==> 01-13: inputs <==
Design brain_m, start of the top module:
module brain_m(clk, rst, distance, mode, start, E, color, OE, shape);
==> flow/config.mk <==
export PLATFORM = sky130hd
export DESIGN_NAME = brain_m
export DESIGN_NICKNAME = brain_m
export VERILOG_FILES = /design/flow/design.v
export SDC_FILE = /design/flow/constraint.sdc
export NUM_CORES = 4
export LEC_CHECK = 0
export CAP_MARGIN = 15
export CORE_MARGIN = 2
export CORE_UTILIZATION = 72
export CTS_CLUSTER_DIAMETER = 363
export CTS_CLUSTER_SIZE = 25
export HOLD_SLACK_MARGIN = 0.29
export PLACE_DENSITY_LB_ADDON = 0.0
export SETUP_SLACK_MARGIN = -0.2
export SLEW_MARGIN = 20
export TNS_END_PERCENT = 10
==> flow/constraint.sdc <==
create_clock -name core_clock -period 3.67 [get_ports {clk}]
set_input_delay 0.7340 -clock core_clock [delete_from_list [all_inputs] [get_ports {clk}]]
set_output_delay 0.7340 -clock core_clock [all_outputs]
set_load 0.01 [all_outputs]
run.sh (not shown) runs the stock make flow with config.mk's settings and CLKGATE_MAP_FILE=.
==> inputs of 05-04, as changes to 01-13 <==
==> flow/config.mk (replaced) <==
export PLATFORM = sky130hd
export DESIGN_NAME = brain_m
export DESIGN_NICKNAME = brain_m
export VERILOG_FILES = /design/flow/design.v
export SDC_FILE = /design/flow/constraint.sdc
export NUM_CORES = 4
export LEC_CHECK = 0
export CAP_MARGIN = 20
export CORE_MARGIN = 2
export CORE_UTILIZATION = 34
export PLACE_DENSITY = 0.6
export SLEW_MARGIN = 20
==> flow/constraint.sdc (replaced) <==
create_clock -name core_clock -period 6.6 [get_ports {clk}]
set_input_delay 1.3200 -clock core_clock [delete_from_list [all_inputs] [get_ports {clk}]]
set_output_delay 1.3200 -clock core_clock [all_outputs]
set_load 0.01 [all_outputs]
==> inputs of 06-02, as changes to 01-13 <==
==> flow/config.mk (replaced) <==
export PLATFORM = sky130hd
export DESIGN_NAME = brain_m
export DESIGN_NICKNAME = brain_m
export VERILOG_FILES = /design/flow/design.v
export SDC_FILE = /design/flow/constraint.sdc
export NUM_CORES = 4
export LEC_CHECK = 0
export CAP_MARGIN = 10
export CORE_MARGIN = 2
export CORE_UTILIZATION = 72
export CTS_CLUSTER_SIZE = 15
export HOLD_SLACK_MARGIN = -0.1
export SETUP_SLACK_MARGIN = -0.27
export SLEW_MARGIN = 40
==> flow/constraint.sdc (replaced) <==
create_clock -name core_clock -period 2.83 [get_ports {clk}]
set_input_delay 0.5660 -clock core_clock [delete_from_list [all_inputs] [get_ports {clk}]]
set_output_delay 0.5660 -clock core_clock [all_outputs]
set_load 0.01 [all_outputs]
==> results <==
06-02 finished but fails on setup timing. 01-13 finished but failed the layout checks on setup timing. 05-04 ran to the end with no violations. Sequential cell count is the same in 06-02 and 01-13. In synthesized cell count, 06-02 and 01-13 do not differ. Setup slack, lowest first: 06-02, 01-13, 05-04. In 05-04 the die area is larger than in 01-13, by 110%. Total power, highest first: 06-02, 01-13, 05-04.

---

==> trial 56: inputs <==
brain_m again, from the RTL that the note above started with.
Design brain_m, start of the top module:
module brain_m(clk, rst, distance, mode, start, E, color, OE, shape);
clock: 3.71 ns
lec_check: 0
cap_margin: 20
cell_pad_in_sites_global_placement: 0
core_margin: 2
core_utilization: 72
cts_cluster_diameter: 390
place_density_lb_addon: 0.0
setup_slack_margin: 1.07
slew_margin: 5
tns_end_percent: 5
==> trial 51 (differences from trial 56) <==
==> flow/config.mk (replaced) <==
export PLATFORM = sky130hd
export DESIGN_NAME = brain_m
export DESIGN_NICKNAME = brain_m
export VERILOG_FILES = /design/flow/design.v
export SDC_FILE = /design/flow/constraint.sdc
export NUM_CORES = 4
export LEC_CHECK = 0
export CAP_MARGIN = 20
export CORE_MARGIN = 2
export CORE_UTILIZATION = 40
export PLACE_DENSITY = 0.6
export SLEW_MARGIN = 20
==> flow/constraint.sdc (replaced) <==
create_clock -name core_clock -period 6.6 [get_ports {clk}]
set_input_delay 1.3200 -clock core_clock [delete_from_list [all_inputs] [get_ports {clk}]]
set_output_delay 1.3200 -clock core_clock [all_outputs]
set_load 0.01 [all_outputs]
==> trial 92 (differences from trial 56) <==
==> flow/config.mk (replaced) <==
export PLATFORM = sky130hd
export DESIGN_NAME = brain_m
export DESIGN_NICKNAME = brain_m
export VERILOG_FILES = /design/flow/design.v
export SDC_FILE = /design/flow/constraint.sdc
export NUM_CORES = 4
export LEC_CHECK = 0
export CAP_MARGIN = 20
export CORE_MARGIN = 2
export CORE_UTILIZATION = 72
export CTS_CLUSTER_DIAMETER = 363
export PLACE_DENSITY_LB_ADDON = 0.01
export SETUP_SLACK_MARGIN = -0.2
export SLEW_MARGIN = 20
==> flow/constraint.sdc (replaced) <==
create_clock -name core_clock -period 3.77 [get_ports {clk}]
set_input_delay 0.7540 -clock core_clock [delete_from_list [all_inputs] [get_ports {clk}]]
set_output_delay 0.7540 -clock core_clock [all_outputs]
set_load 0.01 [all_outputs]
==> results <==
The lowest sequential share of layout area belongs to trial 56, the highest to trial 92.
Clock skew: trial 51 is higher than trial 92 (0.050 ns).
Synthesized cell count is the same in trial 51 and trial 92.
Trial 56 finished but fails on negative setup slack. Trial 51 went through all stages and came out clean. Trial 92 reached the layout checks and failed them: negative setup slack.
Setup slack, lowest first: trial 56, trial 92, trial 51.
In sequential cell count, trial 56 and trial 92 do not differ.

---

==> 04-19: inputs <==
Starting RTL as in the previous note.
## brain_m
module brain_m(clk, rst, distance, mode, start, E, color, OE, shape);
	input clk, rst, mode, start, E;
	input [6:0] distance;
	output color, OE;
	output [4:0] shape;
	wire [99:0] W1;
	wire W2, W3, W8, W13, W14, 
		  W15, W16, W17, W18, W19, 
		  W20, W21, W22, W23, W24, 
		  W25, W26, W27, W28, W29, 
		  W30, W31;
	wire [6:0] W4, W5;
	wire [11:0] W6, W51, W52, W53, 
					W54, W55, W56, W57, 
					W58, W59, W60, W61, 
					W62, W63, W64, W65, 
					W66, W67, W68, W69, 
					W11, W12;
	wire [4:0] W7, W32, W33, W34, W35, 
				  W36, W37, W38, W39, W40, 
				  W41, W42, W43, W44, W45, 
				  W46, W47, W48, W49, W50, 
				  W9, W10;
	sensory_neuron s1(clk, rst, distance, 7'b0000010, start, W1[0]);
	sensory_neuron s2(clk, rst, distance, 7'b0000011, start, W1[1]);
	sensory_neuron s3(clk, rst, distance, 7'b0000100, start, W1[2]);
	sensory_neuron s4(clk, rst, distance, 7'b0000101, start, W1[3]);
	sensory_neuron s5(clk, rst, distance, 7'b0000110, start, W1[4]);
	sensory_neuron s6(clk, rst, distance, 7'b0000111, start, W1[5]);
	sensory_neuron s7(clk, rst, distance, 7'b0001000, start, W1[6]);
	sensory_neuron s8(clk, rst, distance, 7'b0001001, start, W1[7]);
	sensory_neuron s9(clk, rst, distance, 7'b0001010, start, W1[8]);
	sensory_neuron s10(clk, rst, distance, 7'b0001011, start, W1[9]);
	sensory_neuron s11(clk, rst, distance, 7'b0001100, start, W1[10]);
	sensory_neuron s12(clk, rst, distance, 7'b0001101, start, W1[11]);
	sensory_neuron s13(clk, rst, distance, 7'b0001110, start, W1[12]);
	sensory_neuron s14(clk, rst, distance, 7'b0001111, start, W1[13]);
	sensory_neuron s15(clk, rst, distance, 7'b0010000, start, W1[14]);
	sensory_neuron s16(clk, rst, distance, 7'b0010001, start, W1[15]);
	sensory_neuron s17(clk, rst, distance, 7'b0010010, start, W1[16]);
	sensory_neuron s18(clk, rst, distance, 7'b0010011, start, W1[17]);
	sensory_neuron s19(clk, rst, distance, 7'b0010100, start, W1[18]);
	sensory_neuron s20(clk, rst, distance, 7'b0010101, start, W1[19]);
	sensory_neuron s21(clk, rst, distance, 7'b0010110, start, W1[20]);
	sensory_neuron s22(clk, rst, distance, 7'b0010111, start, W1[21]);
	sensory_neuron s23(clk, rst, distance, 7'b0011000, start, W1[22]);
	sensory_neuron s24(clk, rst, distance, 7'b0011001, start, W1[23]);
  ...
==> flow/config.mk <==
export PLATFORM = sky130hd
export DESIGN_NAME = brain_m
export DESIGN_NICKNAME = brain_m
export VERILOG_FILES = /design/flow/design.v
export SDC_FILE = /design/flow/constraint.sdc
export NUM_CORES = 4
export LEC_CHECK = 0
export CAP_MARGIN = 20
export CELL_PAD_IN_SITES_GLOBAL_PLACEMENT = 0
export CORE_MARGIN = 2
export CORE_UTILIZATION = 72
export CTS_CLUSTER_DIAMETER = 54
export HOLD_SLACK_MARGIN = 0.28
export PLACE_DENSITY_LB_ADDON = 0.01
export SETUP_SLACK_MARGIN = 1.02
export SLEW_MARGIN = 25
==> flow/constraint.sdc <==
create_clock -name core_clock -period 3.9 [get_ports {clk}]
set_input_delay 0.7800 -clock core_clock [delete_from_list [all_inputs] [get_ports {clk}]]
set_output_delay 0.7800 -clock core_clock [all_outputs]
set_load 0.01 [all_outputs]
==> inputs of 11-18, as changes to 04-19 <==
==> flow/config.mk (replaced) <==
export PLATFORM = sky130hd
export DESIGN_NAME = brain_m
export DESIGN_NICKNAME = brain_m
export VERILOG_FILES = /design/flow/design.v
export SDC_FILE = /design/flow/constraint.sdc
export NUM_CORES = 4
export LEC_CHECK = 0
export ABC_AREA = 0
export CAP_MARGIN = 20
export CELL_PAD_IN_SITES_GLOBAL_PLACEMENT = 0
export CORE_MARGIN = 2
export CORE_UTILIZATION = 72
export CTS_CLUSTER_DIAMETER = 54
export HOLD_SLACK_MARGIN = 0.28
export PLACE_DENSITY = 0.95
export SETUP_SLACK_MARGIN = 1.3
export SLEW_MARGIN = 25
==> flow/constraint.sdc (replaced) <==
create_clock -name core_clock -period 5.26 [get_ports {clk}]
set_input_delay 1.0520 -clock core_clock [delete_from_list [all_inputs] [get_ports {clk}]]
set_output_delay 1.0520 -clock core_clock [all_outputs]
set_load 0.01 [all_outputs]
==> inputs of 01-21, as changes to 04-19 <==
--- a/flow/config.mk
+++ b/flow/config.mk
@@ -9,8 +9,8 @@
 export CELL_PAD_IN_SITES_GLOBAL_PLACEMENT = 0
 export CORE_MARGIN = 2
 export CORE_UTILIZATION = 72
-export CTS_CLUSTER_DIAMETER = 54
+export CTS_CLUSTER_DIAMETER = 390
 export HOLD_SLACK_MARGIN = 0.28
-export PLACE_DENSITY_LB_ADDON = 0.01
-export SETUP_SLACK_MARGIN = 1.02
+export PLACE_DENSITY_LB_ADDON = 0.0
+export SETUP_SLACK_MARGIN = 1.3
 export SLEW_MARGIN = 25
==> flow/constraint.sdc (replaced) <==
create_clock -name core_clock -period 4.78 [get_ports {clk}]
set_input_delay 0.9560 -clock core_clock [delete_from_list [all_inputs] [get_ports {clk}]]
set_output_delay 0.9560 -clock core_clock [all_outputs]
set_load 0.01 [all_outputs]
==> results.ini <==
[outcome]
status = complete, no violations

[power]
p_clk_mw = 21.3
pwr-share-comb_pct = 6.1

[hold_path]
hold_path.class = in -> reg
min_to = s68.state[3]

[route]
drt_wl_total_um = 295000
drt-met1-wl_um = 111000

[cells_and_area]
clk_share_pct = 7.60

[grt]
grt_overflow = 0

(the above is from 01-21)
==> results.ini <==
[grt]
gr-usage-met2_pct = 79.9
grt_overflow = 51

[yosys]
ys_types = 92
synth.most_common_cell = dfxtp_1
edf_count = 384
yosys.area_share.aoi_pct = 15.6
ys_cells = 10900
ys_sh_xor_pct = 0.651
adder_share_pct = 2.74
postSynthCellCount = 10900

[outcome]
error = [ERROR GRT-0232] Routing congestion too high. Check the congestion heatmap in the GUI.
lastStage = 5_1_grt
status = stopped before the end

[cts]
cts_max_level = 4

[die]
die_area_um2 = 151000

(the above is from 11-18)
==> results.ini <==
[final_timing]
setup_ws_ns = -0.295
setup_violations = 8

[hold_path]
min_to = s42.dReg[5]
hold_path.class = in -> reg

[die]
num_tap_cells = 1917

[route]
dr.pass1.iters = 9
drt-met1-wl_um = 115000
drt_wl_total_um = 320000

[power]
power_density_nw_per_um2 = 468
p_clk_mw = 24.2
pwr-share-comb_pct = 6.9
p_clk_share_pct = 42.3

[outcome]
status = failed layout checks
so_faults = setup timing

[cells_and_area]
clk_share_pct = 6.64

[cts]
ctsRootBufferMaster = clkbuf_16

(the above is from 04-19)
Power figures rest on the tool's default switching activity, not on a simulated workload.
